harbor:
## CONV
module  CONV(
	input				clk,
	input				rst_n,
	input 				mode,
	input       		in_valid,
	output reg			out_valid,
	output 		[13:0] 	AWADDR,
	output		 [7:0] 	AWLEN,
	output 				AWVALID,
	input 				AWREADY,
	output reg  [31:0]	WDATA,
	output 				WVALID,
	input 				WREADY,
	output 		[13:0] 	ARADDR,
	output 		 [7:0] 	ARLEN,
	output 				ARVALID,
	input 				ARREADY,
	input		[31:0] 	RDATA,
	input 				RVALID,
	output reg			RREADY
);
Settings: LEC_CHECK=0, CAP_MARGIN=20, CORE_MARGIN=2, CORE_UTILIZATION=72, PLACE_DENSITY=0.66, SLEW_MARGIN=20; clock period 7.69 ns.
run.sh (not shown) runs the stock make flow with config.mk's settings and CLKGATE_MAP_FILE=.
harbor -> stages 100% | layout checks FAIL | negative setup slack
Inputs modified between harbor and violet:
Settings: CORE_UTILIZATION now 68, was 72; PLACE_DENSITY no longer set, was 0.66; the clock period (ns, I/O delays scaled along) now 6.74, was 7.69.
==> comparison <==
- Nothing crashed in violet and all stages finished; the problem is that the final layout failed, the offending checks being negative setup slack.
- No crash in harbor: every stage finished, but the layout fails its final checks due to negative setup slack.
- Compared with harbor, violet shows a lower arrival time reported for the critical path endpoint.
- Going from harbor to violet, design area grows by 6.2%.
- Diff harbor -> violet: sequential share of layout area now smaller.
For zinc, these inputs were changed with respect to violet:
Settings: changing CORE_UTILIZATION from 68 to 40; changing the clock period (ns, I/O delays scaled along) from 6.74 to 5.86.
--- outcome ---
- Cell count: zinc higher than violet
- zinc finished all stages; layout check result: FAIL, due to negative setup slack.
- violet tops out at a lower clock frequency than zinc.
- Compared to violet, zinc has share of the clock period used by the worst path 11 points higher.

---

CONV again, from the RTL that the note above started with.
clock: 4.96 ns
lec_check: 0
cap_margin: 20
core_margin: 2
core_utilization: 66
cts_cluster_diameter: 353
cts_cluster_size: 43
slew_margin: 20
The first run finished but failed the layout checks on negative setup slack.
Change:
Settings changed: CORE_UTILIZATION 66 to 72, CTS_CLUSTER_DIAMETER 353 to not set, CTS_CLUSTER_SIZE 43 to not set, PLACE_DENSITY set to 0.65, SETUP_SLACK_MARGIN set to -0.4.
Clock period 4.96 ns to 6.74 ns, I/O delays scaled along.
The new run reached the layout checks and failed them: negative setup slack.
Count of clock-buffer cells in the layout came out lower by 2.
Worst setup slack gets better by 1.3 ns.
Global-route usage came out higher by 4.9 points.
Clock skew came out higher by 0.0082 ns.
Wire length came out higher by 12%.
Area after synthesis stays the same.
Change:
Settings changed: PLACE_DENSITY 0.65 to not set, SETUP_SLACK_MARGIN -0.4 to not set, TNS_END_PERCENT set to 10.
Clock period 6.74 ns to 7.37 ns, I/O delays scaled along.
Result: The new run finished but fails on negative setup slack; register-to-register slack improved by 0.76 ns; worst setup slack improves by 0.77 ns; final cell count is lower slightly; routed wire length grows slightly; cell area drops slightly; global-route usage went up by 1.4 points; die size is unchanged.
Change:
Settings changed: CTS_CLUSTER_DIAMETER set to 307, CTS_CLUSTER_SIZE set to 98, SETUP_SLACK_MARGIN set to 0.9.
The changed run reached the layout checks and failed them: negative setup slack. Design area stays flat. Setup slack gains 0.11 ns. Die size does not change. Sequential cell count stays the same. Global-route usage hardly moves.

---

Starting RTL as in the previous note.
Settings: LEC_CHECK=0, CAP_MARGIN=20, CELL_PAD_IN_SITES_GLOBAL_PLACEMENT=2, CORE_MARGIN=2, CORE_UTILIZATION=45, CTS_CLUSTER_SIZE=30, GPL_ROUTABILITY_DRIVEN=0, GPL_TIMING_DRIVEN=0, MIN_ROUTING_LAYER=met2, PLACE_DENSITY=0.78, SETUP_SLACK_MARGIN=2.06, SLEW_MARGIN=20, TNS_END_PERCENT=10; clock period 7.93 ns.
Edit:
==> flow/config.mk (replaced) <==
export PLATFORM = sky130hd
export DESIGN_NAME = CONV
export DESIGN_NICKNAME = CONV
export VERILOG_FILES = /design/flow/design.v
export SDC_FILE = /design/flow/constraint.sdc
export NUM_CORES = 4
export LEC_CHECK = 0
export ABC_AREA = 1
export CAP_MARGIN = 20
export CORE_MARGIN = 2
export CORE_UTILIZATION = 72
export SLEW_MARGIN = 20
==> flow/constraint.sdc (replaced) <==
create_clock -name core_clock -period 9.54 [get_ports {clk}]
set_input_delay 1.9080 -clock core_clock [delete_from_list [all_inputs] [get_ports {clk}]]
set_output_delay 1.9080 -clock core_clock [all_outputs]
set_load 0.01 [all_outputs]
What happened: The changed run completed without violations; utilization rises by 24 points; first-iteration DRC count falls by well over a third.
Edit:
--- a/flow/config.mk
+++ b/flow/config.mk
@@ -6,7 +6,6 @@
 export NUM_CORES = 4
 export LEC_CHECK = 0
-export ABC_AREA = 1
 export CAP_MARGIN = 20
 export CORE_MARGIN = 2
-export CORE_UTILIZATION = 72
+export CORE_UTILIZATION = 24
 export SLEW_MARGIN = 20
==> flow/constraint.sdc (replaced) <==
create_clock -name core_clock -period 7.8 [get_ports {clk}]
set_input_delay 1.5600 -clock core_clock [delete_from_list [all_inputs] [get_ports {clk}]]
set_output_delay 1.5600 -clock core_clock [all_outputs]
set_load 0.01 [all_outputs]
After rerunning: The changed run ran to the end with no violations. Final cell count rises by about 12%. Setup slack gets worse by 0.54 ns. Sequential cell count does not change. Sequential share of layout area falls by 1.2 points. Synthesized cell count decreases by 16%. Die size grows to 2.9 times its value. Global-route usage came out lower by 31 points. Worst hold slack barely changes.

---

## the previous run
CONV again, from the RTL that the note above started with.
// CONV
module  CONV(
	input				clk,
	input				rst_n,
	input 				mode,
	input       		in_valid,
	output reg			out_valid,
	output 		[13:0] 	AWADDR,
	output		 [7:0] 	AWLEN,
	output 				AWVALID,
	input 				AWREADY,
	output reg  [31:0]	WDATA,
	output 				WVALID,
	input 				WREADY,
	output 		[13:0] 	ARADDR,
	output 		 [7:0] 	ARLEN,
	output 				ARVALID,
	input 				ARREADY,
	input		[31:0] 	RDATA,
	input 				RVALID,
	output reg			RREADY
);
make LEC_CHECK=0 CAP_MARGIN=20 CELL_PAD_IN_SITES_DETAIL_PLACEMENT=0 CELL_PAD_IN_SITES_GLOBAL_PLACEMENT=2 CORE_MARGIN=9 CORE_UTILIZATION=65 CTS_CLUSTER_SIZE=30 GPL_ROUTABILITY_DRIVEN=0 GPL_TIMING_DRIVEN=0 HOLD_SLACK_MARGIN=0.24 MAX_ROUTING_LAYER=met4 MIN_ROUTING_LAYER=met2 PLACE_DENSITY=0.78 SETUP_SLACK_MARGIN=2.06 SLEW_MARGIN=20 TNS_END_PERCENT=10 finish   # period 7.93 ns
What ended the previous run was a tool error in 3_1_place_gp_skip_io; the run never finished.
The inputs of the current run differ from those of the previous run as listed below.
==> flow/config.mk <==
export PLATFORM = sky130hd
export DESIGN_NAME = CONV
export DESIGN_NICKNAME = CONV
export VERILOG_FILES = /design/flow/design.v
export SDC_FILE = /design/flow/constraint.sdc
export NUM_CORES = 4
export LEC_CHECK = 0
export CAP_MARGIN = 20
export CORE_MARGIN = 2
export CORE_UTILIZATION = 72
export SETUP_SLACK_MARGIN = -0.51
export SLEW_MARGIN = 20
==> flow/constraint.sdc <==
create_clock -name core_clock -period 6.74 [get_ports {clk}]
set_input_delay 1.3480 -clock core_clock [delete_from_list [all_inputs] [get_ports {clk}]]
set_output_delay 1.3480 -clock core_clock [all_outputs]
set_load 0.01 [all_outputs]
## What came out
- [the current run] flow finished | final checks: failed | reasons: negative setup slack
- On share of synthesized cell area in and-or and or-and compound cells, the previous run and the current run are basically level.
- Post-synthesis mux area share came out exactly the same in the previous run and the current run.
- The current run -> the previous run: synthesized cell count delta 0, exact match
- The total number of placement rows of the current run falls short of that of the previous run by 3.
- In the floorplan summary, the current run is listed with a die area less than that of the previous run.
- The current run and the previous run ended up with roughly the same number of synthesized register bits.
- Lower height of the chip was reported by the current run, not the previous run.
